$ cat flow/constraint.sdc
create_clock -name core_clock -period 7.0 [get_ports {clk}]
set_input_delay 1.4000 -clock core_clock [delete_from_list [all_inputs] [get_ports {clk}]]
set_output_delay 1.4000 -clock core_clock [all_outputs]
set_load 0.01 [all_outputs]
$ cat flow/design.v
module ALU(
    input [7:0] reg_data_A,      
    input [7:0] reg_data_B,
    input [3:0] ALU_Sel,
    output reg [3:0] NZVC,   
    output reg [7:0] Result
);
    reg [8:0] temp;   
	localparam ADD = 4'd0, SUB = 4'd1,
			LAND= 4'd2, LOR = 4'd3,
			BAND= 4'd4, BOR = 4'd5, XOR = 4'd6,
			INC = 4'd7, DEC = 4'd8;
	always @* begin
        {Result, temp, NZVC} = {8'b0, 9'b0, 4'b0};
        case(ALU_Sel)
            ADD: temp = {1'b0, reg_data_A} + {1'b0, reg_data_B};                         
            SUB: temp = {1'b0, reg_data_A} - {1'b0, reg_data_B};            				  
            LAND: Result = reg_data_A != 0 && reg_data_B != 0 ? 8'h01 : 8'h00;           
            LOR: Result = reg_data_A != 0 || reg_data_B != 0 ? 8'h01 : 8'h00;             
            BAND: Result = reg_data_A & reg_data_B;            									 
            BOR: Result = reg_data_A | reg_data_B;                                        
            XOR: Result = reg_data_A ^ reg_data_B;                                        
            INC: temp = {1'b0, reg_data_A} + 9'b1;                                        
            DEC: temp = {1'b0, reg_data_A} - 9'b1;                                       
        endcase
		if (ALU_Sel==ADD || ALU_Sel==SUB || ALU_Sel==INC || ALU_Sel==DEC)
				Result = temp[7:0];
		NZVC[3] = Result[7];                  
        NZVC[2] = ~|Result;                   
        if (ALU_Sel==ADD || ALU_Sel==INC) begin
            NZVC[1] = (reg_data_A[7]^Result[7]) & ~(reg_data_A[7]^reg_data_B[7]);  
            NZVC[0] = temp[8];                                                     
        end
        else if (ALU_Sel==SUB || ALU_Sel==DEC) begin
            NZVC[1] = (reg_data_A[7]^Result[7]) &  (reg_data_A[7]^reg_data_B[7]);  
            NZVC[0] = temp[8];                                                     
        end
    end
endmodule
module register_file(
    input clk,
    input reset,
    input [3:0] read_addr_A,
    input [3:0] read_addr_B,
    input [3:0] write_addr,
    input [7:0] write_data,
    input write_enable,
    output [7:0] read_data_A,
    output [7:0] read_data_B
);
    reg [7:0] registers [0:15];
    integer i;
    always @(posedge clk) begin
        if (!reset) begin
            for (i = 0; i < 16; i = i + 1) begin
                registers[i] <= 8'h00;
            end
        end else if (write_enable) begin
            registers[write_addr] <= write_data;
        end
    end
    assign read_data_A = registers[read_addr_A];
    assign read_data_B = registers[read_addr_B];   
endmodule
module data_path (
    input  logic        clk,
    input  logic        reset,
    input  logic        IR_Load,
    input  logic        MAR_Load,
    input  logic        PC_Load,
    input  logic        PC_Inc,
    input  logic        CCR_Load,
    input  logic [1:0]  Bus1_Sel,
    input  logic [2:0]  Bus2_Sel,
    input  logic        addr_sel,         
	 input  logic [3:0]  ALU_Sel,
    input  logic [7:0]  from_memory,
    input  logic [7:0]  alu_result,
    input  logic [7:0]  reg_data_A,
    input  logic [7:0]  reg_data_B,
    input  logic [3:0]  NZVC,
    input  logic [7:0]  immediate_value, 
    input  logic [7:0]  address_value, 
    output logic [7:0]  address,
    output logic [7:0]  to_memory,
    output logic [7:0]  bus2_data,        
    output logic [3:0]  CCR_Result,
    output logic [7:0]  IR                
);
    logic [7:0] PC, MAR, IR_reg;
    logic [3:0] CCR;
	 logic [7:0] BUS1;
	 logic [7:0] BUS2;
    assign BUS1 = (Bus1_Sel == 2'd0) ? PC         :
                       (Bus1_Sel == 2'd1) ? reg_data_A :
                                           reg_data_B;
    assign BUS2 = (Bus2_Sel == 3'd0) ? alu_result     :
                       (Bus2_Sel == 3'd1) ? BUS1           :
                       (Bus2_Sel == 3'd2) ? from_memory    :
                       (Bus2_Sel == 3'd3) ? immediate_value:  
                       (Bus2_Sel == 3'd4) ? address_value  : 8'h00;
    assign bus2_data = BUS2;  
    always_ff @(posedge clk or negedge reset) begin
        if (!reset) begin
            PC      <= 8'h00;
            MAR     <= 8'h00;
            IR_reg  <= 8'h00;
            CCR     <= 4'h0;
        end
        else begin
            if (IR_Load) IR_reg <= BUS2;
            if (MAR_Load) MAR   <= BUS2;
            if (PC_Load)        PC <= BUS2;
            else if (PC_Inc)    PC <= PC + 1;
            if (CCR_Load)       CCR <= NZVC;
        end
    end
    assign IR       = IR_reg;
    assign address  = (addr_sel) ? MAR : PC;   
    assign to_memory= BUS1;
    assign CCR_Result = CCR;
endmodule
module control_unit (
    input logic clk,
    input logic reset,
    input logic [7:0] IR,
    input logic [7:0] from_memory,
    input logic [3:0] CCR_Result,
    output logic IR_Load,
    output logic MAR_Load,
    output logic PC_Load,
    output logic PC_Inc,
    output logic [3:0] reg_read_addr_A,
    output logic [3:0] reg_read_addr_B,
    output logic [3:0] reg_write_addr,
    output logic reg_write_enable,
    output logic [3:0] ALU_Sel,
    output logic CCR_Load,
    output logic [2:0] Bus2_Sel,
    output logic [1:0] Bus1_Sel,
    output logic ALU_B_Sel,
    output logic write,
    output logic [7:0] immediate_out,
    output logic [7:0] address_out,
    output logic addr_sel
);
    typedef enum logic [2:0] {
        FETCH, DECODE, EXECUTE, LOADSTORE, DATA, BRANCH
    } state_t;
    state_t state, next;
    logic [3:0] cycle_count;
    logic [7:0] reg_operand_1, reg_operand_2;
    logic LoadStoreOP, DataOP, BranchOP;
    always_ff @(posedge clk) begin
        if (state==FETCH && cycle_count==3) reg_operand_1 <= from_memory;  
        if (state==FETCH && cycle_count==5) reg_operand_2 <= from_memory;  
    end
    assign immediate_out = (IR[7:4]==4'h2) ? reg_operand_1 : reg_operand_2;
    assign address_out   = reg_operand_2;
    always_ff @(posedge clk or negedge reset) begin
        if (!reset) begin
            state <= FETCH;
            cycle_count <= 4'd0;
        end else if (state != next) begin
				 state <= next;
				 cycle_count <= 4'd0;
			end else
				 cycle_count <= cycle_count + 4'd1;
	 end
    always_comb begin
        next = state;
        unique case (state)
            FETCH: if (cycle_count==4'd5)
                        next = DECODE;
            DECODE: next = EXECUTE;
            EXECUTE: case(IR[7:4])
                          4'h8 : next = LOADSTORE;
                          4'h9 : next = DATA;
                          4'hA : next = LOADSTORE;
                          4'h2 : next = BRANCH;
                          default : next = FETCH;
                       endcase
            LOADSTORE: if ( (IR==8'h80) || cycle_count==3'd2)
							next = FETCH;
            DATA:      if (cycle_count==3'd0)
                            next = FETCH;
            BRANCH:    if (cycle_count==3'd1)
                            next = FETCH;
            default:   next = FETCH;
        endcase
    end
    typedef logic [24:0] ctrl_t;   
	 ctrl_t ctrl;
    function automatic ctrl_t CTL (
        input logic         a_sel, b_sel, wr, ccr_load, reg_we,
        input logic [3:0]   alu, reg_wa,
        input logic [1:0]   b1,
        input logic [2:0]   b2,
        input logic         pc_inc, pc_load, mar_load, ir_load
    );
        CTL = {a_sel, b_sel, wr, ccr_load, reg_we,
                alu, reg_wa, b1, b2, pc_inc, pc_load,
                mar_load, ir_load};
    endfunction
    localparam ctrl_t
        C_NOP  = CTL(1'b0,1'b0,1'b0,1'b0,1'b0, 4'd0,4'd0, 2'd0,3'd0, 1'b0,1'b0,1'b0,1'b0),
        CF0    = CTL(1'b0,1'b0,1'b0,1'b0,1'b0, 4'd0,4'd0, 2'd0,3'b001, 1'b0,1'b0,1'b1,1'b0),
        CF1    = CTL(1'b0,1'b0,1'b0,1'b0,1'b0, 4'd0,4'd0, 2'd0,3'b010, 1'b1,1'b0,1'b0,1'b1),
        CF2    = CF0,
        CF3    = CTL(1'b0,1'b0,1'b0,1'b0,1'b0, 4'd0,4'd0, 2'd0,3'b010, 1'b1,1'b0,1'b0,1'b0),
        CF4    = CF0,
        CF5    = CF3;
    function automatic ctrl_t INC_and_DEC (input logic inc, input logic [3:0] r);
        INC_and_DEC = CTL(1'b1, 1'b0,           
                   1'b1, 1'b1, 1'b1,         
                   inc ? 4'd7 : 4'd8,   
                   r,
                   2'd1, 3'd0,      
                   1'b0,1'b0,1'b0,1'b0);
    endfunction
    function automatic ctrl_t decode(
        input state_t       state,
        input logic [2:0]   cycle_count,
        input logic [7:0]   ir
    );
        ctrl_t c;
        logic [3:0] alu;
        logic pc_load;
        c = C_NOP;
         unique case (state)
            FETCH: case (cycle_count)
                    4'd0: c = CF0;
                    4'd1: c = CF1;
                    4'd2: c = CF2;
                    4'd3: c = CF3;
                    4'd4: c = CF4;
                    4'd5: c = CF5;
                endcase
            LOADSTORE: begin
                if ((ir==8'h80) && (cycle_count==3'b0)) begin               
                    c = CTL(1'b0,1'b0,1'b0,1'b0,1'b1, 4'd0, reg_operand_1[3:0], 2'd0,3'b011,1'b0,1'b0,1'b0,1'b0);
                end
                else if ((ir[7:4]==4'hA) && (cycle_count==3'b0)) begin      
                    c = CTL(1'b0,1'b0,1'b0,1'b0,1'b0, 4'd0,4'd0, 2'd0,3'b001, 1'b0,1'b0,1'b1,1'b0);
                end
                else if ((ir[7:4]==4'hA) && (cycle_count==3'd2)) begin                  
                    c = INC_and_DEC(ir==8'hA0, reg_operand_1[3:0]);
                end
            end
            DATA: if (cycle_count==4'd0) begin
                case (ir[2:0])
                    3'b000: alu = 4'd0;    
                    3'b001: alu = 4'd1;    
                    3'b010: alu = 4'd4;    
                    3'b011: alu = 4'd5;    
                    3'b100: alu = 4'd6;    
                    default: alu = 4'd0;
                endcase
                c = CTL(1'b0,1'b0,1'b0,1'b1,1'b1, alu, reg_operand_1[3:0], 2'd1, 3'd0, 1'b0,1'b0,1'b0,1'b0);
            end
            BRANCH: begin
                if (cycle_count==4'd0)
                    c = CTL(1'b1,1'b1,1'b0,1'b0,1'b0, 4'd0,4'd0, 2'd0,3'd0, 1'b0,1'b0,1'b0,1'b0);
                if (cycle_count==4'd1) begin
                    case (ir[2:0])
                        3'b000: pc_load = 1'b1;               
                        3'b011: pc_load = ~CCR_Result[2];     
                        3'b100: pc_load =  CCR_Result[2];     
                        default: pc_load = 1'b0;
                    endcase
                    c = CTL(1'b0,1'b0,1'b0,1'b0,1'b0, 4'd0,4'd0, 2'd0,3'd0, 1'b0, pc_load, 1'b0,1'b0);
                end
            end
            DECODE: ;
            EXECUTE: ;
            default: ;
        endcase
        decode = c;
    endfunction
    always_comb ctrl = decode(state, cycle_count, IR);
    assign { addr_sel, ALU_B_Sel, write, CCR_Load, reg_write_enable,
             ALU_Sel,
             reg_write_addr,
             Bus1_Sel, Bus2_Sel,
             PC_Inc, PC_Load, MAR_Load, IR_Load } = ctrl;
    assign reg_read_addr_A = (state==DATA || (state==LOADSTORE && IR[7:4]==4'hA)) ? reg_operand_1[3:0] : 4'd0;
    assign reg_read_addr_B = (state==DATA) ? reg_operand_2[3:0] : 4'd0;
endmodule
module cpu(
    input clk,
    input reset,
    output [7:0] address,
    input [7:0] from_memory,
    output write,
    output [7:0] to_memory
);
    wire        IR_Load;
    wire [7:0]  IR;
    wire        MAR_Load;
    wire        PC_Load;
    wire        PC_Inc;
    wire [3:0]  ALU_Sel;
    wire [3:0]  CCR_Result;
    wire        CCR_Load;
    wire [2:0]  Bus2_Sel;
    wire [1:0]  Bus1_Sel;
    wire [7:0]  immediate_value;
    wire [7:0]  address_value;
    wire        ALU_B_Sel;
    wire        addr_sel;        
    wire [3:0] reg_read_addr_A, reg_read_addr_B, reg_write_addr;
    wire [7:0] reg_read_data_A, reg_read_data_B, reg_write_data;
    wire reg_write_enable;
    wire [7:0] alu_result;
    wire [3:0] NZVC;
    control_unit control_unit1 (
        .clk(clk),
        .reset(reset),
        .IR_Load(IR_Load),
        .IR(IR),
        .MAR_Load(MAR_Load),
        .PC_Load(PC_Load),
        .PC_Inc(PC_Inc),
        .reg_read_addr_A(reg_read_addr_A),
        .reg_read_addr_B(reg_read_addr_B),
        .reg_write_addr(reg_write_addr),
        .reg_write_enable(reg_write_enable),
        .ALU_Sel(ALU_Sel),
        .CCR_Result(CCR_Result),
        .CCR_Load(CCR_Load),
        .Bus2_Sel(Bus2_Sel),
        .Bus1_Sel(Bus1_Sel),
        .ALU_B_Sel(ALU_B_Sel),
        .write(write),
        .from_memory(from_memory),
        .immediate_out(immediate_value),
        .address_out(address_value),
        .addr_sel(addr_sel)
    );
    data_path data_path1 (
        .clk(clk),
        .reset(reset),
        .IR_Load(IR_Load),
        .IR(IR),
        .MAR_Load(MAR_Load),
        .address(address),
        .PC_Load(PC_Load),
        .PC_Inc(PC_Inc),
        .ALU_Sel(ALU_Sel),
        .CCR_Result(CCR_Result),
        .CCR_Load(CCR_Load),
        .Bus2_Sel(Bus2_Sel),
        .Bus1_Sel(Bus1_Sel),
        .from_memory(from_memory),
        .to_memory(to_memory),
        .bus2_data(reg_write_data),
        .alu_result(alu_result),
        .reg_data_A(reg_read_data_A),
        .reg_data_B(reg_read_data_B),
        .NZVC(NZVC),
        .immediate_value(immediate_value),
        .address_value(address_value),
        .addr_sel(addr_sel)
    );
    register_file reg_file (
        .clk(clk),
        .reset(reset),
        .read_addr_A(reg_read_addr_A),
        .read_addr_B(reg_read_addr_B),
        .write_addr(reg_write_addr),
        .write_data(reg_write_data),
        .write_enable(reg_write_enable),
        .read_data_A(reg_read_data_A),
        .read_data_B(reg_read_data_B)
    );
    ALU alu1 (
        .reg_data_A(reg_read_data_A),
        .reg_data_B(reg_read_data_B),
        .ALU_Sel(ALU_Sel),
        .NZVC(NZVC),
        .Result(alu_result)
    );
endmodule
$ cat flow/run.sh
#!/bin/bash
# the make line also repeats each setting of config.mk as NAME=value (left out here)
make -C /OpenROAD-flow-scripts/flow DESIGN_CONFIG=/design/flow/config.mk WORK_HOME=/design/flow/orfs CLKGATE_MAP_FILE= finish
$ cat flow/config.mk
export PLATFORM = sky130hd
export DESIGN_NAME = cpu
export DESIGN_NICKNAME = cpu
export VERILOG_FILES = /design/flow/design.v
export SDC_FILE = /design/flow/constraint.sdc
export NUM_CORES = 4
export LEC_CHECK = 0
export CAP_MARGIN = 20
export CELL_PAD_IN_SITES_DETAIL_PLACEMENT = 1
export CELL_PAD_IN_SITES_GLOBAL_PLACEMENT = 2
export CORE_ASPECT_RATIO = 1.4
export CORE_MARGIN = 6
export CORE_UTILIZATION = 36
export SLEW_MARGIN = 20
==> results_slide.txt, run 1 <==
Implementation Results

Run status
  – Status: timing/DRC/antenna clean

Power
  – Top power consumer group: combinational logic
  – Clock Power Share: 17.9%
  – Total Power: 5.453 mW
  – Sequential power: 1.44 mW
  – Comb pwr share: 55.7%
  – Internal power: 2.726 mW
  – Clk. pwr: 0.978 mW
  – Power Dens Cells: 450.8 mW/mm²
  – Leak pwr: 4.562 nW
  – Power Combinational: 3.04 mW
  – Sequential share of power: 26.3%
  – Sw Pwr: 2.727 mW
  – Peak VDD IR: 0.2331 mV
  – Sw frac: 50.01%

Worst hold path
  – Worst Hold Path EP: data_path1.MAR[7]
  – Worst hold-check path type: flop to flop
  – WHS Path Cells: 1
  – Hold Crit Start: data_path1.MAR[7]

Timing
  – Final period utilization: 92.40%
  – Fmax achieved: 0.1546 GHz
  – Hold slack: 0.4904 ns
  – Final hold vios: 0
  – Layout Skew: 0.01371 ns
  – Crit path time final: 6.468 ns
  – Final setup violation count: 0
  – Worst-margin pin slew: 0.9861 ns
  – Post-Route Setup TNS: 0 ns
  – RSZ-0062 raised after global routing: false
  – Rel. slew slack: 34.26%
  – Max Slew Vio Count: 0

Detailed routing
  – Initial drt markers: 605
  – Vias per cell: 5.992
  – Vias: 8563
  – DRC: 0
  – Routed WL: 41900 µm
  – DRT Pass-1 Iters: 5
  – Drt wl/cell: 29.32 µm
  – # diodes: 0
  – Antenna viol nets, final: 0

Run
  – Tool warnings: 40
  – Maxcap violations: 0

Critical path
  – Critical path cell sequence: and4b_1 -> a21o_1 -> nand2_1 -> buf_4 -> mux4_2 -> nand2_1 -> o211ai_1 -> o21ai_0 -> buf_4 -> ha_1 -> inv_1 -> fa_1 -> a21o_1 -> a21o_1 -> a21o_1 -> a21oi_1 -> xnor2_1 -> a221o_1 -> o211ai_1 -> a21boi_4 -> nor2_1
  – Crit Reg-Reg Startpoint: control_unit1.state[0]
  – CP Buf/Inv Count: 3
  – Max FO, Critical Path: 19
  – Flop2flop setup slack: 0.53 ns
  – Critical-path top delay cell: a21boi_4
  – Setup crit start kind: flop
  – Crit-path most repeated cell: a21o_1
  – R2R depth: 21
  – CP Class: flop to flop
  – Critical Path End: reg_file.registers[12][6]
  – CP startpoint: control_unit1.state[0]
  – Critical path data required time: 7.17 ns
  – Crit-path leading delay family: AND-OR/OR-AND gates
  – FF-to-FF End: reg_file.registers[12][6]
  – Endpoint class of the critical path: flop
  – CP Depth: 21
  – Max stage delay on crit path: 0.76 ns
  – Critical Path AT: 6.64 ns

Logic synthesis
  – Dominant flop cell: edfxtp_1
  – Post-synth top area share: 39.72%
  – Xor/xnor share: 1.207%
  – Yosys stat area: 0.01089 mm²
  – Top logic family: AND-OR/OR-AND gates
  – Mapped Nets: 1072
  – Count of library flops with an enable pin: 144
  – # Cells Yosys: 1031
  – Mapped Area: 0.01089 mm²
  – Synth top cell by count: nor2_1
  – Async S/R FF share, synth: 18.18%
  – Yosys warnings: 4
  – Top cells, area: edfxtp_1, dfrtp_1, nor2_1, mux4_2, ha_1
  – Cell Type Count: 82
  – Commonest cells post-synth: nor2_1, edfxtp_1, nand2_1
  – Fa+ha+maj area frac: 3.631%
  – Post-Syn Area per Cell: 10.56 µm²
  – Synth Area in Simple Gates: 15.42%
  – Area leader, netlist: edfxtp_1
  – Area fraction in mux cells: 11.38%
  – Synth Instances: 1031
  – Seq share, synth: 47.07%
  – Synth flops: 176
  – Compound Share, Synth: 16.42%

Clock tree
  – H-tree levels: 4
  – CTS root buf: clkbuf_16
  – Clk latency late pin: 0.45 ns
  – CTS Hold Bufs: 0
  – Total CTS buffers: 17
  – # Post-CTS Setup Buffers: 0
  – TritonCTS clock tree: yes
  – CTS resizes: 0
  – Worst-path clk slew: 0.08 ns
  – Sink Count: 176
  – Clk buf depth: 2

Die
  – Die x size: 159.0 µm
  – Core Rows: 74
  – Core ar.: 0.02944 mm²
  – Die y size: 217.8 µm
  – FP Core Util: 36.98%
  – DIE AREA: 0.03462 mm²
  – Top Ports: 27

GRT
  – Vias in the first global route: 9044
  – First-pass GRT wire length: 61980 µm
  – Largest net degree at the start of global routing: 46
  – Overall routing resource usage: 24.01%
  – Gr ovfl total: 0
  – Initial antenna violation count: 0

Final layout
  – Area growth from synthesis to layout: 11.10%
  – Nets: 1077
  – Fillers: 3254
  – Non-Filler Instances: 1429

Place
  – Placed insts: 1397
  – Detailed placement HPWL: 32310 µm
  – Global placer's final weighted congestion: 0.9943
  – Number of port buffers: 26
[per-stage QoR]
stage               util [%]  setup slack, ns  cell area (µm²)
finish                 41.08           0.5321            12100
global route           41.08           0.2107            12100
CTS                    41.08           0.5814            12100
detailed placement     39.11           0.6386            11520
global placement       39.09           0.7748            11510
floorplan                  -            2.087            10890
[final cells by class]
type	count	area, µm²	area share, %
sequential	176	5125	42.37
multi-input combinational	751	5273	43.59
clock buffer	18	429.2	3.548
timing repair buffer	62	538.0	4.448
inverter	28	105.1	0.8688
clock inverter	14	151.4	1.252
tap	380	475.5	3.930
[layer usage]
layer | wire (µm) | vias up | track usage [%]
li1 | - | 3854 | -
met1 | 16530 | 4373 | 27.80
met2 | 21600 | 243 | 42.94
met3 | 1347 | 93 | 3.003
met4 | 2426 | 0 | 13.21
met5 | 0 | - | 0
==> run 2: changes to the inputs <==
Settings changed: ABC_AREA set to 1, CELL_PAD_IN_SITES_DETAIL_PLACEMENT 1 to not set, CELL_PAD_IN_SITES_GLOBAL_PLACEMENT 2 to not set, CORE_ASPECT_RATIO 1.4 to not set, CORE_MARGIN 6 to 2, CORE_UTILIZATION 36 to 52.
Clock period 7.0 ns to 4.16 ns, I/O delays scaled along.
==> results_slide.txt, run 2 <==
Implementation Results

Place
  – Number of port buffers: 26 (unchanged)
  – Global placer's final weighted congestion: 0.9747 (-2.0%)
  – Placed instance area: 0.01333 mm² (+16%)
  – Detailed placement HPWL: 29200 µm (-9.6%)

Power
  – Top power consumer group: combinational logic
  – Clock Power Share: 12.2% (-5.7 points)
  – Sequential power: 2.32 mW (+61%)
  – Sequential share of power: 16.9% (-9.4 points)
  – Sw frac: 50.02% (about the same)
  – Power Dens Cells: 931.9 mW/mm² (+110%)
  – Comb pwr share: 70.9% (+15 points)
  – Sw Pwr: 6.852 mW (+150%)
  – Power Combinational: 9.71 mW (+220%)
  – Internal power: 6.846 mW (+150%)
  – Peak VDD IR: 1.090 mV (+370%)
  – Leak pwr: 6.861 nW (+50%)
  – Clk. pwr: 1.67 mW (+71%)

Worst hold path
  – Hold Crit Start: data_path1.MAR[3]
  – WHS Path Cells: 2 (+1)
  – Worst hold-check path type: flop to flop
  – Worst Hold Path EP: data_path1.MAR[3]

Die
  – FP Core Util: 53.00% (+16 points)
  – Die y size: 156.1 µm (-28%)
  – Core Rows: 55 (-26%)
  – Core ar.: 0.02271 mm² (-23%)
  – DIE AREA: 0.02438 mm² (-30%)
  – Top Ports: 27 (unchanged)
  – Die x size: 156.1 µm (-1.8%)

Logic synthesis
  – Seq share, synth: 42.58% (-4.5 points)
  – Synth top cell by count: nand2_1
  – Compound Share, Synth: 10.55% (-5.9 points)
  – Area fraction in mux cells: 0.3327% (-11 points)
  – Post-Syn Area per Cell: 8.099 µm² (-23%)
  – Top logic family: simple AND/OR/NAND/NOR gates
  – Count of library flops with an enable pin: 144 (unchanged)
  – Yosys warnings: 4 (unchanged)
  – Xor/xnor share: 0.8733% (-0.33 points)
  – Mapped Nets: 1527 (+42%)
  – Synth flops: 176 (unchanged)
  – Yosys stat area: 0.01204 mm² (+11%)
  – Synth Instances: 1486 (+44%)
  – Commonest cells post-synth: nand2_1, inv_1, nand3_1
  – Async S/R FF share, synth: 18.18% (unchanged)
  – Post-synth top area share: 35.93% (-3.8 points)
  – Mapped Area: 0.01204 mm² (+11%)
  – Fa+ha+maj area frac: 3.285% (-0.35 points)
  – # Cells Yosys: 1486 (+44%)
  – Dominant flop cell: edfxtp_1
  – Top cells, area: edfxtp_1, nand2_1, inv_1, dfrtp_1, nand3_1
  – Cell Type Count: 66 (-20%)
  – Synth Area in Simple Gates: 30.03% (+15 points)
  – Area leader, netlist: edfxtp_1

Final layout
  – Nets: 1664 (+55%)
  – Area growth from synthesis to layout: 22.14%
  – Final instance area: 0.01470 mm² (+22%)

Run status
  – Status: finished with violations
  – Failing Checks: setup timing

Run
  – Tool warnings: 39 (-2.5%)
  – Maxcap violations: 0 (unchanged)

Clock tree
  – Sink Count: 176 (unchanged)
  – Clk latency late pin: 0.44 ns (about the same)
  – TritonCTS clock tree: yes
  – Total CTS buffers: 17 (unchanged)
  – Worst-path clk slew: 0.08 ns (about the same)
  – CTS Hold Bufs: 0 (unchanged)
  – H-tree levels: 4 (unchanged)
  – CTS root buf: clkbuf_16
  – Clk buf depth: 2 (unchanged)

Detailed routing
  – Vias: 11158 (+30%)
  – DRT Pass-1 Iters: 7 (+2)
  – Routed WL: 41200 µm (-1.7%)
  – Antenna viol nets, final: 0 (unchanged)
  – DRC: 0 (unchanged)
  – Drt wl/cell: 21.44 µm (-27%)
  – Vias per cell: 5.805 (-3.1%)
  – Initial drt markers: 1271 (+110%)

Critical path
  – Critical Path AT: 4.38 ns (-2.26 ns)
  – R2R depth: 25 (+19%)
  – Critical Path End: reg_file.registers[15][5]
  – Critical-path top delay cell: dfrtp_2
  – CP Buf/Inv Count: 8 (+5)
  – Setup crit start kind: flop
  – Max stage delay on crit path: 0.45 ns (-0.31 ns)
  – Critical path data required time: 4.35 ns (-2.82 ns)
  – CP Class: flop to flop
  – Crit-path leading delay family: simple AND/OR/NAND/NOR gates
  – CP Depth: 25 (+19%)
  – Crit Reg-Reg Startpoint: control_unit1.state[1]
  – CP startpoint: control_unit1.state[1]
  – Flop2flop setup slack: -0.03 ns (-0.56 ns)
  – FF-to-FF End: reg_file.registers[15][5]
  – Max FO, Critical Path: 6 (-13)
  – Endpoint class of the critical path: flop

Timing
  – Final period utilization: 100.6% (+8.2 points)
  – Fmax achieved: 0.2389 GHz (+55%)
  – Hold slack: 0.4851 ns (-0.005332 ns)
  – RSZ-0062 raised after global routing: true
  – Crit path time final: 4.185 ns (-2.283 ns)
  – Layout Skew: 0.01920 ns (+0.005490 ns)
  – Setup WS post-layout: -0.02519 ns (-0.5573 ns)
  – Max Slew Vio Count: 0 (unchanged)
  – Worst-margin pin slew: 0.7303 ns (-0.2558 ns)
  – Rel. slew slack: 51.13% (+17 points)
  – Final hold vios: 0 (unchanged)
  – Final setup violation count: 9 (+9)

GRT
  – Initial antenna violation count: 1 (+1)
  – Overall routing resource usage: 32.68% (+8.7 points)
  – First-pass GRT wire length: 59000 µm (-4.8%)
  – Gr ovfl total: 0 (unchanged)
  – Largest net degree at the start of global routing: 63 (+37%)
  – Vias in the first global route: 10131 (+12%)
==> run 2: cell type report <==
cell class | instances | area (µm²)
Antenna cell | 1 | 2.502
Clock buffer | 17 | 425.4
Clock inverter | 15 | 172.7
Fill cell | 1964 | 8009
Inverter | 261 | 1015
Multi-Input combinational cell | 986 | 5781
Sequential cell | 176 | 5129
Tap cell | 285 | 356.6
Timing Repair Buffer | 181 | 1819
==> run 2: metrics by stage <==
step	setup TNS [ns]	util (%)	cells	setup slack [ns]	total power, mW
after detailed placement	-0.7835	58.69	1861	-0.06253	10.67
after CTS	0	61.82	1895	0.001636	12.42
final	-0.08605	64.73	1922	-0.02519	13.70
after global placement	-0.2055	58.69	1861	-0.02381	10.64
after global routing	-6.974	64.72	1921	-0.2178	14.32
after floorplan	0	-	1486	0.1345	6.924
==> run 2: metal layers <==
layer | global-route usage (%) | vias up | share of wire [%] | routed length (µm)
li1 | - | 5207 | - | -
met1 | 46.71 | 5274 | 42 | 17370
met2 | 49.33 | 590 | 44 | 17960
met3 | 6.278 | 87 | 10 | 4260
met4 | 12.36 | 0 | 3.9 | 1610
met5 | 0 | - | 0 | 0
==> run 2: timing repair <==
| action | 4_1_cts | 5_1_grt |
|---|---|---|
| gates cloned | 1 | 10 |
| setup buffers | 1 | 16 |
| pin swaps | 5 | 35 |
| setup endpoints to repair | 37 | 115 |
| resized | 22 | 87 |
==> run 3: changes to the inputs <==
Settings changed: CELL_PAD_IN_SITES_GLOBAL_PLACEMENT set to 0, CORE_UTILIZATION 52 to 68, CTS_CLUSTER_SIZE set to 99, MAX_ROUTING_LAYER set to met4, MIN_ROUTING_LAYER set to met1, PLACE_DENSITY_LB_ADDON set to 0.15.
Clock period 4.16 ns to 5.33 ns, I/O delays scaled along.
==> results_slide.txt, run 3 <==
Implementation Results

Run status
  – Status: timing/DRC/antenna clean

Place
  – Detailed placement HPWL: 25640 µm (-12%)
  – Dpl ws: 0.3788 ns (+0.4413 ns)
  – Number of port buffers: 26 (unchanged)
  – Global placer's final weighted congestion: 1.004 (+3.0%)

Critical path
  – CP Buf/Inv Count: 5 (-3)
  – Crit-path most repeated cell: nand2_1
  – Critical path cell sequence: inv_1 -> nand2_1 -> nor2_2 -> nand2_4 -> nand2_4 -> nand2_2 -> inv_2 -> buf_4 -> o221ai_1 -> nand3_1 -> nand3_1 -> nand2_1 -> inv_1 -> ha_1 -> inv_1 -> fa_1 -> nand2_1 -> o2111ai_1 -> nand2_1 -> o2111ai_2 -> and2_1
  – Critical Path AT: 5.15 ns (+0.77 ns)
  – Crit-path leading delay family: simple AND/OR/NAND/NOR gates
  – Max stage delay on crit path: 0.62 ns (+0.17 ns)
  – Max FO, Critical Path: 19 (+13)
  – Critical path data required time: 5.52 ns (+1.17 ns)
  – Critical Path End: reg_file.registers[15][1]
  – FF-to-FF End: reg_file.registers[15][1]
  – Endpoint class of the critical path: flop
  – Setup crit start kind: flop
  – Flop2flop setup slack: 0.37 ns (+0.39 ns)
  – CP Depth: 21 (-16%)
  – R2R depth: 21 (-16%)
  – Crit Reg-Reg Startpoint: data_path1.IR_reg[4]
  – CP startpoint: data_path1.IR_reg[4]
  – Critical-path top delay cell: o2111ai_2
  – CP Class: flop to flop

Detailed routing
  – # diodes: 0 (-1)
  – Vias: 10848 (-2.8%)
  – Vias per cell: 6.274 (+8.1%)
  – Routed WL: 36250 µm (-12%)
  – Antenna viol nets, final: 0 (unchanged)
  – DRC: 0 (unchanged)
  – Drt wl/cell: 20.97 µm (-2.2%)
  – Initial drt markers: 1609 (+27%)
  – DRT Pass-1 Iters: 7 (unchanged)

Timing
  – Final hold vios: 0 (unchanged)
  – Crit path time final: 4.962 ns (+0.7769 ns)
  – RSZ-0062 raised after global routing: false
  – Post-Route Setup TNS: 0 ns (+0.08605 ns)
  – Final period utilization: 93.10% (-7.5 points)
  – Setup WS post-layout: 0.3679 ns (+0.3931 ns)
  – Rel. slew slack: 24.76% (-26 points)
  – Fmax achieved: 0.2015 GHz (-16%)
  – Layout Skew: 0.01438 ns (-0.004820 ns)
  – Worst-margin pin slew: 1.129 ns (+0.3983 ns)
  – Max Slew Vio Count: 0 (unchanged)
  – Final setup violation count: 0 (-9)
  – Hold slack: 0.4811 ns (-0.004029 ns)

Logic synthesis
  – Fa+ha+maj area frac: 3.285% (unchanged)
  – Count of library flops with an enable pin: 144 (unchanged)
  – Commonest cells post-synth: nand2_1, inv_1, nand3_1
  – Yosys stat area: 0.01204 mm² (unchanged)
  – Area fraction in mux cells: 0.3327% (unchanged)
  – Synth Instances: 1486 (unchanged)
  – Synth flops: 176 (unchanged)
  – Synth Area in Simple Gates: 30.03% (unchanged)
  – Top cells, area: edfxtp_1, nand2_1, inv_1, dfrtp_1, nand3_1
  – Seq share, synth: 42.58% (unchanged)
  – Area leader, netlist: edfxtp_1
  – Mapped Nets: 1527 (unchanged)
  – # Cells Yosys: 1486 (unchanged)
  – Cell Type Count: 66 (unchanged)
  – Async S/R FF share, synth: 18.18% (unchanged)
  – Synth top cell by count: nand2_1
  – Mapped Area: 0.01204 mm² (unchanged)
  – Compound Share, Synth: 10.55% (unchanged)
  – Xor/xnor share: 0.8733% (unchanged)
  – Post-synth top area share: 35.93% (unchanged)
  – Post-Syn Area per Cell: 8.099 µm² (unchanged)
  – Dominant flop cell: edfxtp_1
  – Top logic family: simple AND/OR/NAND/NOR gates
  – Yosys warnings: 4 (unchanged)

Worst hold path
  – Hold Crit Start: data_path1.MAR[5]
  – Worst Hold Path EP: data_path1.MAR[5]
  – WHS Path Cells: 2 (unchanged)
  – Worst hold-check path type: flop to flop

Die
  – Top Ports: 27 (unchanged)
  – Core ar.: 0.01730 mm² (-24%)
  – Core Rows: 48 (-13%)
  – Die x size: 137.0 µm (-12%)
  – FP Core Util: 69.58% (+17 points)
  – DIE AREA: 0.01878 mm² (-23%)
  – Die y size: 137.0 µm (-12%)

GRT
  – First-pass GRT wire length: 55270 µm (-6.3%)
  – Met1 Use GR: 52.87% (+6.2 points)
  – Largest net degree at the start of global routing: 63 (unchanged)
  – Gr ovfl total: 0 (unchanged)
  – GR Util met3: 10.19% (+3.9 points)
  – GRT met2 Usage: 60.09% (+11 points)
  – Initial antenna violation count: 0 (-1)
  – Overall routing resource usage: 41.12% (+8.4 points)
  – Vias in the first global route: 10161 (+0.30%)
  – Top Usage Layer GRT: met2

Clock tree
  – # Post-CTS Setup Buffers: 0 (-1)
  – Worst-path clk slew: 0.07 ns (about the same)
  – Clk buf depth: 2 (unchanged)
  – CTS Hold Bufs: 0 (unchanged)
  – H-tree levels: 4 (unchanged)
  – Total CTS buffers: 17 (unchanged)
  – Sink Count: 176 (unchanged)
  – CTS resizes: 0 (-100%)
  – Clk latency late pin: 0.44 ns (about the same)
  – CTS root buf: clkbuf_16
  – TritonCTS clock tree: yes

Power
  – Internal power: 3.716 mW (-46%)
  – Clock Power Share: 15.3% (+3.1 points)
  – Sw frac: 54.92% (+4.9 points)
  – Leak pwr: 6.019 nW (-12%)
  – Sequential share of power: 22.1% (+5.2 points)
  – Power Combinational: 5.16 mW (-47%)
  – Sequential power: 1.82 mW (-22%)
  – Top power consumer group: combinational logic
  – Sw Pwr: 4.528 mW (-34%)
  – Power Dens Cells: 637.4 mW/mm² (-32%)
  – Clk. pwr: 1.26 mW (-25%)
  – Peak VDD IR: 0.8328 mV (-24%)
  – Comb pwr share: 62.6% (-8.3 points)
  – Total Power: 8.244 mW (-40%)

Final layout
  – Nets: 1532 (-7.9%)
  – Final Util: 74.78% (+10 points)
  – Area growth from synthesis to layout: 7.475%
  – Fillers: 1313 (-33%)

Run
  – Tool warnings: 38 (-2.6%)
  – Maxcap violations: 0 (unchanged)
run 3: routing by layer:
metal,wire length (µm),vias up
li1,-,4924
met1,13740,5030
met2,16040,744
met3,4345,150
met4,2115,0
met5,0,-
run 3: final cells by class:
class	instances	area, µm²	share of cell area [%]
Inverter	261	991.0	7.661
Clock buffer	21	504.2	3.898
Sequential cell	176	5125	39.62
Clock inverter	11	87.58	0.6771
Tap cell	225	281.5	2.176
Timing Repair Buffer	51	480.5	3.714
Multi-Input combinational cell	984	5465	42.25
run 3: metrics by stage:
step / instance area [µm²] / instances
after global placement: 12310 / 1697
after global routing: 12930 / 1729
after floorplan: 12040 / 1486
after detailed placement: 12320 / 1697
after CTS: 12910 / 1729
final: 12930 / 1729
==> run 4: changes to the inputs <==
Settings changed: ABC_AREA 1 to 0, CORE_ASPECT_RATIO set to 1.59, CORE_UTILIZATION 68 to 31, GPL_ROUTABILITY_DRIVEN set to 0, MIN_ROUTING_LAYER met1 to met2.
Clock period 5.33 ns to 6.56 ns, I/O delays scaled along.
==> results_slide.txt, run 4 <==
Implementation Results

Power
  – Sw frac: 50.93% (-4.0 points)
  – Sequential power: 1.53 mW (-16%)
  – Power Dens Cells: 485.2 mW/mm² (-24%)
  – Clock Power Share: 16.6% (+1.3 points)
  – Sw Pwr: 3.009 mW (-34%)
  – Clk. pwr: 0.984 mW (-22%)
  – Top power consumer group: combinational logic
  – Peak VDD IR: 0.2983 mV (-64%)
  – Sequential share of power: 25.8% (+3.7 points)
  – Comb pwr share: 57.5% (-5.1 points)
  – Leak pwr: 4.556 nW (-24%)
  – Power Combinational: 3.40 mW (-34%)
  – Internal power: 2.899 mW (-22%)

Clock tree
  – Total CTS buffers: 17 (unchanged)
  – Clk buf depth: 2 (unchanged)
  – CTS root buf: clkbuf_16
  – TritonCTS clock tree: yes
  – H-tree levels: 4 (unchanged)
  – # Post-CTS Setup Buffers: 0 (unchanged)
  – Sink Count: 176 (unchanged)
  – Worst-path clk slew: 0.07 ns (about the same)
  – Clk latency late pin: 0.46 ns (+0.02 ns)

Run status
  – Status: finished with violations
  – Failing Checks: DRC

Detailed routing
  – Initial drt markers: 3039 (+89%)
  – Vias: 11816 (+8.9%)
  – Antenna viol nets, final: 0 (unchanged)
  – # diodes: 0 (unchanged)
  – Drt wl/cell: 28.08 µm (+34%)
  – DRT Pass-1 Iters: 52 (+45)
  – Routed WL: 41990 µm (+16%)
  – Vias per cell: 7.904 (+26%)
  – DRC: 4 (+4)

Worst hold path
  – Worst hold-check path type: flop to flop
  – Hold Crit Start: data_path1.MAR[7]
  – Worst Hold Path EP: data_path1.MAR[7]
  – WHS Path Cells: 1 (-1)

Final layout
  – Nets: 1083 (-29%)
  – Fillers: 3541 (+170%)
  – Non-Filler Instances: 1495 (-14%)
  – MI comb area: 0.005279 mm² (-3.4%)
  – Area growth from synthesis to layout: 11.85%
  – Sequential Area: 0.005125 mm² (unchanged)

Logic synthesis
  – Area leader, netlist: edfxtp_1
  – Top logic family: AND-OR/OR-AND gates
  – Seq share, synth: 47.07% (+4.5 points)
  – Post-Syn Area per Cell: 10.56 µm² (+30%)
  – Synth flops: 176 (unchanged)
  – Yosys stat area: 0.01089 mm² (-9.5%)
  – Cell Type Count: 82 (+24%)
  – Top cells, area: edfxtp_1, dfrtp_1, nor2_1, mux4_2, ha_1
  – Mapped Area: 0.01089 mm² (-9.5%)
  – Count of library flops with an enable pin: 144 (unchanged)
  – Synth Area in Simple Gates: 15.42% (-15 points)
  – Mapped Nets: 1072 (-30%)
  – Synth top cell by count: nor2_1
  – Fa+ha+maj area frac: 3.631% (+0.35 points)
  – # Cells Yosys: 1031 (-31%)
  – Area fraction in mux cells: 11.38% (+11 points)
  – Commonest cells post-synth: nor2_1, edfxtp_1, nand2_1
  – Dominant flop cell: edfxtp_1
  – Compound Share, Synth: 16.42% (+5.9 points)
  – Synth Instances: 1031 (-31%)
  – Xor/xnor share: 1.207% (+0.33 points)
  – Post-synth top area share: 39.72% (+3.8 points)
  – Yosys warnings: 4 (unchanged)
  – Async S/R FF share, synth: 18.18% (unchanged)

Timing
  – Final period utilization: 94.92% (+1.8 points)
  – Crit path time final: 6.227 ns (+1.264 ns)
  – RSZ-0062 raised after global routing: false
  – Post-Route Setup TNS: 0 ns (unchanged)
  – Layout Skew: 0.01124 ns (-0.003142 ns)
  – Final setup violation count: 0 (unchanged)
  – Final hold vios: 0 (unchanged)
  – Rel. slew slack: 29.21% (+4.4 points)
  – Worst-margin pin slew: 1.062 ns (-0.06675 ns)
  – Hold slack: 0.4846 ns (+0.003553 ns)
  – Max Slew Vio Count: 0 (unchanged)
  – Fmax achieved: 0.1606 GHz (-20%)

Die
  – Die y size: 240.3 µm (+75%)
  – FP Core Util: 31.42% (-38 points)
  – DIE AREA: 0.03668 mm² (+95%)
  – Die x size: 152.6 µm (+11%)
  – Core Rows: 86 (+79%)
  – Top Ports: 27 (unchanged)
  – Core ar.: 0.03465 mm² (+100%)

Critical path
  – Critical Path End: reg_file.registers[9][6]
  – Max stage delay on crit path: 0.69 ns (+0.07 ns)
  – FF-to-FF End: reg_file.registers[9][6]
  – Critical path data required time: 6.74 ns (+1.22 ns)
  – Critical Path AT: 6.41 ns (+1.26 ns)
  – Crit-path leading delay family: AND-OR/OR-AND gates
  – CP Depth: 18 (-14%)
  – Critical path cell sequence: nor3b_2 -> buf_4 -> a21o_1 -> nand2_1 -> a221oi_1 -> a211oi_1 -> a211oi_1 -> a21oi_1 -> fa_1 -> a21o_1 -> a21o_1 -> a21o_1 -> a21oi_1 -> xnor2_1 -> a221o_1 -> o211ai_1 -> a21boi_4 -> nor2_1
  – Flop2flop setup slack: 0.33 ns (-0.03 ns)
  – CP startpoint: control_unit1.state[2]
  – Critical-path top delay cell: a211oi_1
  – Crit Reg-Reg Startpoint: control_unit1.state[2]
  – Max FO, Critical Path: 19 (unchanged)
  – Endpoint class of the critical path: flop
  – CP Buf/Inv Count: 1 (-4)
  – Setup crit start kind: flop
  – Crit-path most repeated cell: a21o_1
  – CP Class: flop to flop
  – R2R depth: 18 (-14%)

GRT
  – Initial antenna violation count: 0 (unchanged)
  – Overall routing resource usage: 36.00% (-5.1 points)
  – First-pass GRT wire length: 60300 µm (+9.1%)
  – Vias in the first global route: 12766 (+26%)
  – Largest net degree at the start of global routing: 46 (-27%)
  – Gr ovfl total: 0 (unchanged)

Place
  – Placed insts: 1463 (-14%)
  – Number of port buffers: 26 (unchanged)
  – Detailed placement HPWL: 30200 µm (+18%)

Run
  – Maxcap violations: 0 (unchanged)
  – Tool warnings: 38 (unchanged)
-- run 4: layout make-up --
| type | instances | area share (%) |
|---|---|---|
| clock inverters | 10 | 0.6473 |
| clock buffers | 22 | 3.647 |
| inverters | 28 | 0.8630 |
| repair buffers | 68 | 4.891 |
| multi-input cells | 751 | 43.35 |
| flip-flops and latches | 176 | 42.08 |
| well taps | 440 | 4.521 |
-- run 4: timing repair --
action / 4_1_cts / 5_1_grt
setup endpoints to repair: 0 / 6
gates resized: 0 / 1
hold buffers: 0 / 0
-- run 4: through the flow --
stage | area (µm²) | utilization, % | setup WS [ns] | power, mW
2_1_floorplan | 10890 | - | 1.647 | 3.611
3_3_place_gp | 11650 | 33.62 | 0.6644 | 4.817
3_5_place_dp | 11650 | 33.62 | 0.6045 | 4.816
4_1_cts | 12170 | 35.13 | 0.5463 | 5.793
5_1_grt | 12180 | 35.15 | 0.07961 | 6.215
6_report | 12180 | 35.15 | 0.3335 | 5.909
-- run 4: layer usage --
metal	share of wire, %	vias up	global-route usage, %
met2	52	3580	46.45
met3	34	476	37.06
li1	-	3841	-
met5	0	-	-
met1	0	3919	-
met4	14	0	12.77
==> run 5: changes to the inputs <==
Settings changed: ABC_AREA 0 to 1, CELL_PAD_IN_SITES_GLOBAL_PLACEMENT 0 to not set, CORE_ASPECT_RATIO 1.59 to not set, CORE_UTILIZATION 31 to 70, CTS_CLUSTER_DIAMETER set to 369, CTS_CLUSTER_SIZE 99 to 98, GPL_ROUTABILITY_DRIVEN 0 to not set, MAX_ROUTING_LAYER met4 to not set, MIN_ROUTING_LAYER met2 to not set, PLACE_DENSITY set to 0.38, PLACE_DENSITY_LB_ADDON 0.15 to not set.
Clock period 6.56 ns to 3.15 ns, I/O delays scaled along.
==> results_slide.txt, run 5 <==
Implementation Results

Detailed routing
  – Initial drt markers: 3227 (+6.2%)
  – Vias per cell: 6.854 (-13%)
  – DRT Pass-1 Iters: 22 (-58%)
  – Vias: 13337 (+13%)
  – Antenna viol nets, final: 0 (unchanged)
  – # diodes: 0 (unchanged)
  – Drt wl/cell: 24.97 µm (-11%)
  – Routed WL: 48590 µm (+16%)
  – DRC: 0 (-4)

Place
  – Global placer's final weighted congestion: 1.102
  – Number of port buffers: 26 (unchanged)
  – Detailed placement HPWL: 29290 µm (-3.0%)
  – Placed insts: 1891 (+29%)
  – Placed instance area: 0.01403 mm² (+20%)

Logic synthesis
  – Area leader, netlist: edfxtp_1
  – Yosys warnings: 4 (unchanged)
  – Synth flops: 176 (unchanged)
  – Synth Area in Simple Gates: 30.03% (+15 points)
  – Cell Type Count: 66 (-20%)
  – Dominant flop cell: edfxtp_1
  – Async S/R FF share, synth: 18.18% (unchanged)
  – Top cells, area: edfxtp_1, nand2_1, inv_1, dfrtp_1, nand3_1
  – Seq share, synth: 42.58% (-4.5 points)
  – Compound Share, Synth: 10.55% (-5.9 points)
  – Count of library flops with an enable pin: 144 (unchanged)
  – Yosys stat area: 0.01204 mm² (+11%)
  – Synth top cell by count: nand2_1
  – Mapped Area: 0.01204 mm² (+11%)
  – Area fraction in mux cells: 0.3327% (-11 points)
  – Commonest cells post-synth: nand2_1, inv_1, nand3_1
  – Synth Instances: 1486 (+44%)
  – Post-synth top area share: 35.93% (-3.8 points)
  – Post-Syn Area per Cell: 8.099 µm² (-23%)
  – Mapped Nets: 1527 (+42%)
  – Xor/xnor share: 0.8733% (-0.33 points)
  – Fa+ha+maj area frac: 3.285% (-0.35 points)
  – Top logic family: simple AND/OR/NAND/NOR gates
  – # Cells Yosys: 1486 (+44%)

Timing
  – Rel. slew slack: 50.35% (+21 points)
  – Crit path time final: 4.871 ns (-1.356 ns)
  – Max Slew Vio Count: 0 (unchanged)
  – Worst-margin pin slew: 0.7447 ns (-0.3172 ns)
  – Final period utilization: 154.6% (+60 points)
  – Fmax achieved: 0.2053 GHz (+28%)
  – Final hold vios: 0 (unchanged)
  – Setup WS post-layout: -1.721 ns (-2.054 ns)
  – Layout Skew: 0.01200 ns (+0.0007642 ns)
  – Final setup violation count: 270 (+270)
  – RSZ-0062 raised after global routing: true

Critical path
  – R2R depth: 32 (+14)
  – Max FO, Critical Path: 11 (-8)
  – CP Buf/Inv Count: 8 (+7)
  – Critical-path top delay cell: dfrtp_2
  – CP Depth: 32 (+14)
  – Crit-path leading delay family: simple AND/OR/NAND/NOR gates
  – CP startpoint: control_unit1.state[2]
  – Flop2flop setup slack: -1.72 ns (-2.05 ns)
  – Critical Path AT: 5.08 ns (-1.33 ns)
  – Crit Reg-Reg Startpoint: control_unit1.state[2]
  – CP Class: flop to flop
  – Max stage delay on crit path: 0.45 ns (-0.24 ns)
  – Critical path data required time: 3.36 ns (-3.38 ns)
  – FF-to-FF End: reg_file.registers[1][7]
  – Endpoint class of the critical path: flop
  – Setup crit start kind: flop
  – Critical Path End: reg_file.registers[1][7]

Power
  – Power Dens Cells: 1262 mW/mm² (+160%)
  – Comb pwr share: 72.7% (+15 points)
  – Internal power: 9.360 mW (+220%)
  – Sequential share of power: 15.9% (-9.9 points)
  – Leak pwr: 7.288 nW (+60%)
  – Sequential power: 3.07 mW (+100%)
  – Sw Pwr: 9.927 mW (+230%)
  – Top power consumer group: combinational logic
  – Power Combinational: 14.0 mW (+310%)
  – Clk. pwr: 2.20 mW (+120%)
  – Peak VDD IR: 1.468 mV (+390%)
  – Clock Power Share: 11.4% (-5.2 points)
  – Sw frac: 51.47% (+0.54 points)

Clock tree
  – Clk latency late pin: 0.45 ns (about the same)
  – TritonCTS clock tree: yes
  – Clk buf depth: 2 (unchanged)
  – Sink Count: 176 (unchanged)
  – H-tree levels: 4 (unchanged)
  – CTS Hold Bufs: 0 (unchanged)
  – CTS root buf: clkbuf_16
  – Worst-path clk slew: 0.07 ns (about the same)
  – Total CTS buffers: 17 (unchanged)

Final layout
  – Final instance area: 0.01528 mm² (+25%)
  – Fillers: 678 (-81%)
  – Non-Filler Instances: 1946 (+30%)
  – Nets: 1755 (+62%)
  – Area growth from synthesis to layout: 26.97%

Worst hold path
  – Worst hold-check path type: input pin to asynchronous set/reset pin

GRT
  – Initial antenna violation count: 1 (+1)
  – Overall routing resource usage: 49.59% (+14 points)
  – Gr ovfl total: 0 (unchanged)
  – Vias in the first global route: 12482 (-2.2%)
  – First-pass GRT wire length: 67700 µm (+12%)
  – Largest net degree at the start of global routing: 49 (+6.5%)

Run status
  – Failing Checks: setup timing
  – Status: finished with violations

Die
  – DIE AREA: 0.01826 mm² (-50%)
  – Core Rows: 47 (-45%)
  – FP Core Util: 72.06% (+41 points)
  – Die x size: 135.1 µm (-11%)
  – Top Ports: 27 (unchanged)
  – Die y size: 135.1 µm (-44%)
  – Core ar.: 0.01670 mm² (-52%)

Run
  – Maxcap violations: 0 (unchanged)
  – Tool warnings: 43 (+13%)
## run 5: per-stage QoR
stage	power (mW)	setup slack (ns)	TNS (ns)	utilization, %	hold WS (ns)
2_1_floorplan	9.433	-0.6583	-35.89	-	0.3344
3_3_place_gp	13.99	-0.7871	-89.96	84.03	0.4612
3_5_place_dp	14.34	-0.9328	-103.06	84.03	0.4755
4_1_cts	17.41	-0.8753	-95.09	90.01	0.4079
5_1_grt	19.70	-1.642	-216.66	91.50	0.5093
6_report	19.29	-1.721	-219.24	91.50	0.4505
## run 5: cell type report
cell class,count,area (µm²),share of cell area (%)
clock buffer,17,425.4,2.784
clock inverter,14,155.1,1.015
inverter,261,1010,6.608
multi-input combinational,985,5887,38.52
sequential,176,5129,33.56
tap,220,275.3,1.801
timing repair buffer,273,2400,15.70
## run 5: per-layer routing
metal | global-route usage (%) | share of wire [%] | routed length [µm] | vias up
met1 | 60.28 | 31 | 14840 | 5916
met5 | 2.500 | 0.11 | 54 | -
met3 | 17.08 | 17 | 8476 | 569
met4 | 32.23 | 10 | 4859 | 2
li1 | - | - | - | 5380
met2 | 75.18 | 42 | 20360 | 1470
## run 5: repair_timing
| action | in CTS | in global routing |
|---|---|---|
| buffers inserted | 10 | 7 |
| gates cloned | 4 | 3 |
| endpoints found under the setup margin | 201 | 297 |
| pin swaps | 29 | 22 |
| gates resized | 95 | 63 |
==> run 6: changes to the inputs <==
Settings changed: CELL_PAD_IN_SITES_GLOBAL_PLACEMENT set to 0, CORE_ASPECT_RATIO set to 0.5, CORE_MARGIN 2 to 10, CORE_UTILIZATION 70 to 31, CTS_CLUSTER_DIAMETER 369 to 221, CTS_CLUSTER_SIZE 98 to 99, MAX_ROUTING_LAYER set to met4, MIN_ROUTING_LAYER set to met1, PLACE_DENSITY 0.38 to not set, PLACE_DENSITY_LB_ADDON set to 0.02, TNS_END_PERCENT set to 10.
Clock period 3.15 ns to 5.33 ns, I/O delays scaled along.
==> results_slide.txt, run 6 <==
Implementation Results

Place
  – Placed instance area: 0.01272 mm² (-9.4%)
  – Detailed placement HPWL: 34110 µm (+16%)
  – Dpl ws: 0.2196 ns (+1.152 ns)
  – Global placer's final weighted congestion: 0.9201 (-16%)
  – Number of port buffers: 26 (unchanged)

Logic synthesis
  – Mapped Nets: 1527 (unchanged)
  – Area leader, netlist: edfxtp_1
  – Top logic family: simple AND/OR/NAND/NOR gates
  – Dominant flop cell: edfxtp_1
  – Mapped Area: 0.01204 mm² (unchanged)
  – Cell Type Count: 66 (unchanged)
  – Yosys stat area: 0.01204 mm² (unchanged)
  – Yosys warnings: 4 (unchanged)
  – Area fraction in mux cells: 0.3327% (unchanged)
  – Post-Syn Area per Cell: 8.099 µm² (unchanged)
  – Seq share, synth: 42.58% (unchanged)
  – Count of library flops with an enable pin: 144 (unchanged)
  – Xor/xnor share: 0.8733% (unchanged)
  – Fa+ha+maj area frac: 3.285% (unchanged)
  – Synth Area in Simple Gates: 30.03% (unchanged)
  – Synth Instances: 1486 (unchanged)
  – Top cells, area: edfxtp_1, nand2_1, inv_1, dfrtp_1, nand3_1
  – # Cells Yosys: 1486 (unchanged)
  – Synth top cell by count: nand2_1
  – Post-synth top area share: 35.93% (unchanged)
  – Async S/R FF share, synth: 18.18% (unchanged)
  – Synth flops: 176 (unchanged)
  – Compound Share, Synth: 10.55% (unchanged)
  – Commonest cells post-synth: nand2_1, inv_1, nand3_1

Clock tree
  – Clk latency late pin: 0.46 ns (about the same)
  – Clk buf depth: 2 (unchanged)
  – Total CTS buffers: 17 (unchanged)
  – CTS Hold Bufs: 0 (unchanged)
  – TritonCTS clock tree: yes
  – H-tree levels: 4 (unchanged)
  – Worst-path clk slew: 0.07 ns (about the same)
  – CTS root buf: clkbuf_16
  – Sink Count: 176 (unchanged)

Timing
  – Fmax achieved: 0.1959 GHz
  – Post-Route Setup TNS: 0 ns (+219.24 ns)
  – Max Slew Vio Count: 0 (unchanged)
  – Crit path time final: 5.104 ns
  – Final setup violation count: 0 (-100%)
  – RSZ-0062 raised after global routing: false
  – Rel. slew slack: 43.28% (-7.1 points)
  – Final period utilization: 95.75% (-59 points)
  – Final hold vios: 0 (unchanged)
  – Worst-margin pin slew: 0.8462 ns (+0.1015 ns)
  – Layout Skew: 0.01403 ns (+0.002025 ns)
  – Setup WS post-layout: 0.2265 ns (+1.947 ns)
  – Hold slack: 0.4819 ns (+0.03147 ns)

Power
  – Sw frac: 56.21% (+4.7 points)
  – Internal power: 4.086 mW (-56%)
  – Top power consumer group: combinational logic
  – Comb pwr share: 66.0% (-6.7 points)
  – Clock Power Share: 14.3% (+2.9 points)
  – Sequential power: 1.83 mW (-40%)
  – Leak pwr: 6.071 nW (-17%)
  – Power Combinational: 6.16 mW (-56%)
  – Peak VDD IR: 0.5300 mV (-64%)
  – Sw Pwr: 5.244 mW (-47%)
  – Power Dens Cells: 695.3 mW/mm² (-45%)
  – Clk. pwr: 1.34 mW (-39%)
  – Sequential share of power: 19.6% (+3.7 points)

Critical path
  – CP startpoint: control_unit1.state[2]
  – CP Class: flop to output pin
  – Critical path cell sequence: inv_4 -> nand3_4 -> clkinv_2 -> nand2_4 -> nand2_4 -> nand2_4 -> buf_12 -> buf_4 -> o221ai_1 -> nand3_1 -> nand3_1 -> nand2_1 -> nand2_1 -> o21ai_2 -> clkdlybuf4s50_1
  – Crit-path leading delay family: simple AND/OR/NAND/NOR gates
  – FF-to-FF End: reg_file.registers[6][7]
  – Max FO, Critical Path: 27 (+16)
  – Crit-path most repeated cell: nand2_4
  – Critical Path End: to_memory[3]
  – Endpoint class of the critical path: output pin
  – Setup crit start kind: flop
  – Critical path data required time: 4.26 ns (+0.90 ns)
  – Critical Path AT: 4.04 ns (-1.04 ns)
  – CP Depth: 15 (-53%)
  – Max stage delay on crit path: 0.70 ns (+0.25 ns)
  – Critical-path top delay cell: dfrtp_1
  – R2R depth: 28 (-13%)
  – Flop2flop setup slack: 0.33 ns (+2.05 ns)
  – CP Buf/Inv Count: 5 (-3)
  – Crit Reg-Reg Startpoint: control_unit1.state[2]

Detailed routing
  – Vias per cell: 5.136 (-25%)
  – DRC: 0 (unchanged)
  – Initial drt markers: 1160 (-64%)
  – Vias: 10442 (-22%)
  – Routed WL: 47280 µm (-2.7%)
  – Drt wl/cell: 23.25 µm (-6.9%)
  – DRT Pass-1 Iters: 6 (-73%)
  – Antenna viol nets, final: 0 (unchanged)
  – # diodes: 0 (unchanged)

Run
  – Tool warnings: 38 (-12%)
  – Maxcap violations: 0 (unchanged)

Die
  – Core ar.: 0.03785 mm² (+130%)
  – Die y size: 159.3 µm (+18%)
  – Core Rows: 50 (+6.4%)
  – Die x size: 298.7 µm (+120%)
  – DIE AREA: 0.04758 mm² (+160%)
  – FP Core Util: 31.80% (-40 points)
  – Top Ports: 27 (unchanged)

GRT
  – Vias in the first global route: 9660 (-23%)
  – Gr ovfl total: 0 (unchanged)
  – Largest net degree at the start of global routing: 63 (+29%)
  – Overall routing resource usage: 19.89% (-30 points)
  – First-pass GRT wire length: 68140 µm (+0.65%)
  – Initial antenna violation count: 0 (-1)

Worst hold path
  – Worst Hold Path EP: data_path1.IR_reg[3]
  – WHS Path Cells: 2
  – Hold Crit Start: data_path1.IR_reg[3]
  – Worst hold-check path type: flop to flop

Final layout
  – Fillers: 3960 (+480%)
  – Nets: 1541 (-12%)
  – Area growth from synthesis to layout: 11.50%
  – Final instance area: 0.01342 mm² (-12%)

Run status
  – Status: timing/DRC/antenna clean
-- run 6: layout make-up --
cell class                 count  area, µm²  area share (%)
clock inverter                12      150.1           1.119
clock buffer                  20      436.7           3.254
timing repair buffer          59      603.1           4.494
multi-input combinational    985       5461           40.70
inverter                     261      991.0           7.385
tap                          520      650.6           4.848
sequential                   176       5126           38.20
-- run 6: layer usage --
metal / up-vias / part of all wire [%] / track usage, %
met2: 307 / 40 / 26.22
met5: - / 0 / -
met3: 24 / 5.6 / 3.361
met4: 0 / 1.0 / 3.480
li1: 4940 / - / -
met1: 5171 / 53 / 30.82
-- run 6: what timing repair did --
action	CTS	global route
endpoints found under the setup margin	0	53
resized	0	5
setup buffers	0	7
-- run 6: stage by stage --
step           util, %  instances  total power [mW]
6_report         35.45       2033             9.330
5_1_grt          35.45       2033             9.855
4_1_cts          35.15       2025             9.004
3_5_place_dp     33.60       1993             7.660
3_3_place_gp     33.60       1993             7.696
2_1_floorplan        -       1486             5.404
==> run 7: changes to the inputs <==
Settings changed: ABC_AREA 1 to not set, CELL_PAD_IN_SITES_DETAIL_PLACEMENT set to 2, CELL_PAD_IN_SITES_GLOBAL_PLACEMENT 0 to not set, CORE_ASPECT_RATIO 0.5 to not set, CORE_MARGIN 10 to 2, CORE_UTILIZATION 31 to 50, CTS_CLUSTER_DIAMETER 221 to not set, CTS_CLUSTER_SIZE 99 to not set, GPL_TIMING_DRIVEN set to 1, MAX_ROUTING_LAYER met4 to not set, MIN_ROUTING_LAYER met1 to not set, PLACE_DENSITY_LB_ADDON 0.02 to 0.27, SLEW_MARGIN 20 to 35, TNS_END_PERCENT 10 to 35.
Clock period 5.33 ns to 8.52 ns, I/O delays scaled along.
==> results_slide.txt, run 7 <==
Implementation Results

Power
  – Sw Pwr: 2.833 mW (-46%)
  – Leak pwr: 4.495 nW (-26%)
  – Clk. pwr: 0.850 mW (-37%)
  – Power Dens Cells: 426.8 mW/mm² (-39%)
  – Top power consumer group: combinational logic
  – Sequential power: 1.23 mW (-33%)
  – Comb pwr share: 58.9% (-7.1 points)
  – Sw frac: 55.93% (-0.28 points)
  – Peak VDD IR: 0.2226 mV (-58%)
  – Clock Power Share: 16.8% (+2.5 points)
  – Internal power: 2.233 mW (-45%)
  – Power Combinational: 2.99 mW (-51%)
  – Sequential share of power: 24.3% (+4.7 points)

Detailed routing
  – Antenna viol nets, final: 0 (unchanged)
  – Routed WL: 56390 µm (+19%)
  – Initial drt markers: 1662 (+43%)
  – Drt wl/cell: 43.08 µm (+85%)
  – Vias per cell: 8.015 (+56%)
  – DRT Pass-1 Iters: 7 (+1)
  – Vias: 10492 (+0.48%)
  – DRC: 0 (unchanged)

Critical path
  – Setup crit start kind: flop
  – Max FO, Critical Path: 16 (-41%)
  – Critical Path AT: 8.49 ns (+4.45 ns)
  – Critical path cell sequence: or3b_1 -> nor2_1 -> a31oi_1 -> a22oi_2 -> inv_2 -> ha_1 -> a221oi_1 -> ha_1 -> nor2b_1 -> o2111ai_1 -> nand3_1 -> o41ai_1 -> xnor2_1 -> a21o_1 -> a22o_1 -> o21ai_4 -> a21oi_1
  – Crit-path most repeated cell: ha_1
  – Max stage delay on crit path: 0.86 ns (+0.16 ns)
  – Critical Path End: reg_file.registers[4][7]
  – Crit Reg-Reg Startpoint: control_unit1.state[0]
  – FF-to-FF End: reg_file.registers[4][7]
  – Flop2flop setup slack: 0.19 ns (-0.14 ns)
  – Endpoint class of the critical path: flop
  – Crit-path leading delay family: AND-OR/OR-AND gates
  – R2R depth: 17 (-39%)
  – CP Class: flop to flop
  – CP startpoint: control_unit1.state[0]
  – Critical path data required time: 8.68 ns (+4.42 ns)
  – Critical-path top delay cell: o41ai_1
  – CP Depth: 17 (+2)
  – CP Buf/Inv Count: 1 (-4)

Logic synthesis
  – Dominant flop cell: edfxtp_1
  – Count of library flops with an enable pin: 144 (unchanged)
  – Cell Type Count: 82 (+24%)
  – Yosys warnings: 4 (unchanged)
  – Mapped Nets: 1072 (-30%)
  – Synth Area in Simple Gates: 15.42% (-15 points)
  – Post-Syn Area per Cell: 10.56 µm² (+30%)
  – Area leader, netlist: edfxtp_1
  – Post-synth top area share: 39.72% (+3.8 points)
  – Mapped Area: 0.01089 mm² (-9.5%)
  – Compound Share, Synth: 16.42% (+5.9 points)
  – Seq share, synth: 47.07% (+4.5 points)
  – Synth Instances: 1031 (-31%)
  – # Cells Yosys: 1031 (-31%)
  – Fa+ha+maj area frac: 3.631% (+0.35 points)
  – Top logic family: AND-OR/OR-AND gates
  – Synth flops: 176 (unchanged)
  – Xor/xnor share: 1.207% (+0.33 points)
  – Top cells, area: edfxtp_1, dfrtp_1, nor2_1, mux4_2, ha_1
  – Async S/R FF share, synth: 18.18% (unchanged)
  – Synth top cell by count: nor2_1
  – Yosys stat area: 0.01089 mm² (-9.5%)
  – Commonest cells post-synth: nor2_1, edfxtp_1, nand2_1
  – Area fraction in mux cells: 11.38% (+11 points)

Final layout
  – Sequential Area: 0.005125 mm² (about the same)
  – Area growth from synthesis to layout: 9.033%
  – Final Util: 55.94% (+20 points)
  – Nets: 1059 (-31%)
  – Fillers: 2047 (-48%)
  – MI comb area: 0.005308 mm² (-2.8%)

Worst hold path
  – Worst Hold Path EP: data_path1.MAR[7]
  – WHS Path Cells: 1 (-1)
  – Worst hold-check path type: flop to flop
  – Hold Crit Start: data_path1.MAR[7]

Clock tree
  – CTS root buf: clkbuf_16
  – Sink Count: 176 (unchanged)
  – TritonCTS clock tree: yes
  – Clk buf depth: 2 (unchanged)
  – Clk latency late pin: 0.47 ns (about the same)
  – Total CTS buffers: 17 (unchanged)
  – H-tree levels: 4 (unchanged)
  – Worst-path clk slew: 0.09 ns (+0.02 ns)

Timing
  – Final setup violation count: 0 (unchanged)
  – Final hold vios: 0 (unchanged)
  – Setup WS post-layout: 0.1905 ns (-0.03595 ns)
  – Fmax achieved: 0.1201 GHz
  – Max Slew Vio Count: 0 (unchanged)
  – RSZ-0062 raised after global routing: false
  – Crit path time final: 8.329 ns
  – Worst-margin pin slew: 1.165 ns (+0.3193 ns)
  – Layout Skew: 0.01966 ns (+0.005632 ns)
  – Post-Route Setup TNS: 0 ns (unchanged)
  – Final period utilization: 97.76% (+2.0 points)
  – Hold slack: 0.5810 ns (+0.09901 ns)
  – Rel. slew slack: 21.59% (-22 points)

Place
  – Number of port buffers: 26 (unchanged)
  – Detailed placement HPWL: 35550 µm (+4.2%)
  – Global placer's final weighted congestion: 0.9808 (+6.6%)
  – Dpl ws: 0.9277 ns (+0.7081 ns)

GRT
  – Gr ovfl total: 0 (unchanged)
  – First-pass GRT wire length: 81010 µm (+19%)
  – Largest net degree at the start of global routing: 51 (-19%)
  – Vias in the first global route: 11022 (+14%)
  – Overall routing resource usage: 51.17% (+31 points)
  – Initial antenna violation count: 8 (+8)

Die
  – Core ar.: 0.02122 mm² (-44%)
  – Die x size: 151.6 µm (-49%)
  – Die y size: 151.6 µm (-4.9%)
  – Core Rows: 53 (+6.0%)
  – Top Ports: 27 (unchanged)
  – FP Core Util: 51.31% (+20 points)
  – DIE AREA: 0.02297 mm² (-52%)

Run
  – Tool warnings: 40 (+5.3%)
  – Maxcap violations: 0 (unchanged)

Run status
  – Status: timing/DRC/antenna clean
run 7: per-stage QoR:
step                      instance area, µm²  power (mW)  cells
after floorplan                        10890       2.781   1031
after global placement                 11210       3.482   1272
after detailed placement               11220       3.829   1272
after CTS                              11810       4.794   1303
after global routing                   11870       5.127   1307
final                                  11870       5.066   1309
run 7: repair_timing:
item	CTS	global route
setup endpoints to repair	0	1
gates resized	0	0
setup buffers	0	2
hold buffers	0	0
run 7: final cells by class:
| class | count | share of cell area (%) |
|---|---|---|
| antenna | 4 | 0.08432 |
| clock buffer | 17 | 3.583 |
| clock inverter | 14 | 1.381 |
| inverter | 28 | 0.8853 |
| multi-input combinational | 751 | 44.71 |
| sequential | 176 | 43.17 |
| tap | 275 | 2.898 |
| timing repair buffer | 44 | 3.288 |
run 7: layer usage:
| metal | up-vias | part of all wire [%] | global-route usage (%) |
|---|---|---|---|
| li1 | 3813 | - | - |
| met1 | 5173 | 33 | 56.78 |
| met3 | 470 | 12 | 21.50 |
| met5 | - | 0.062 | 1.136 |
| met2 | 1030 | 43 | 76.56 |
| met4 | 6 | 11 | 42.13 |
Power and IR drop assume default switching activity.
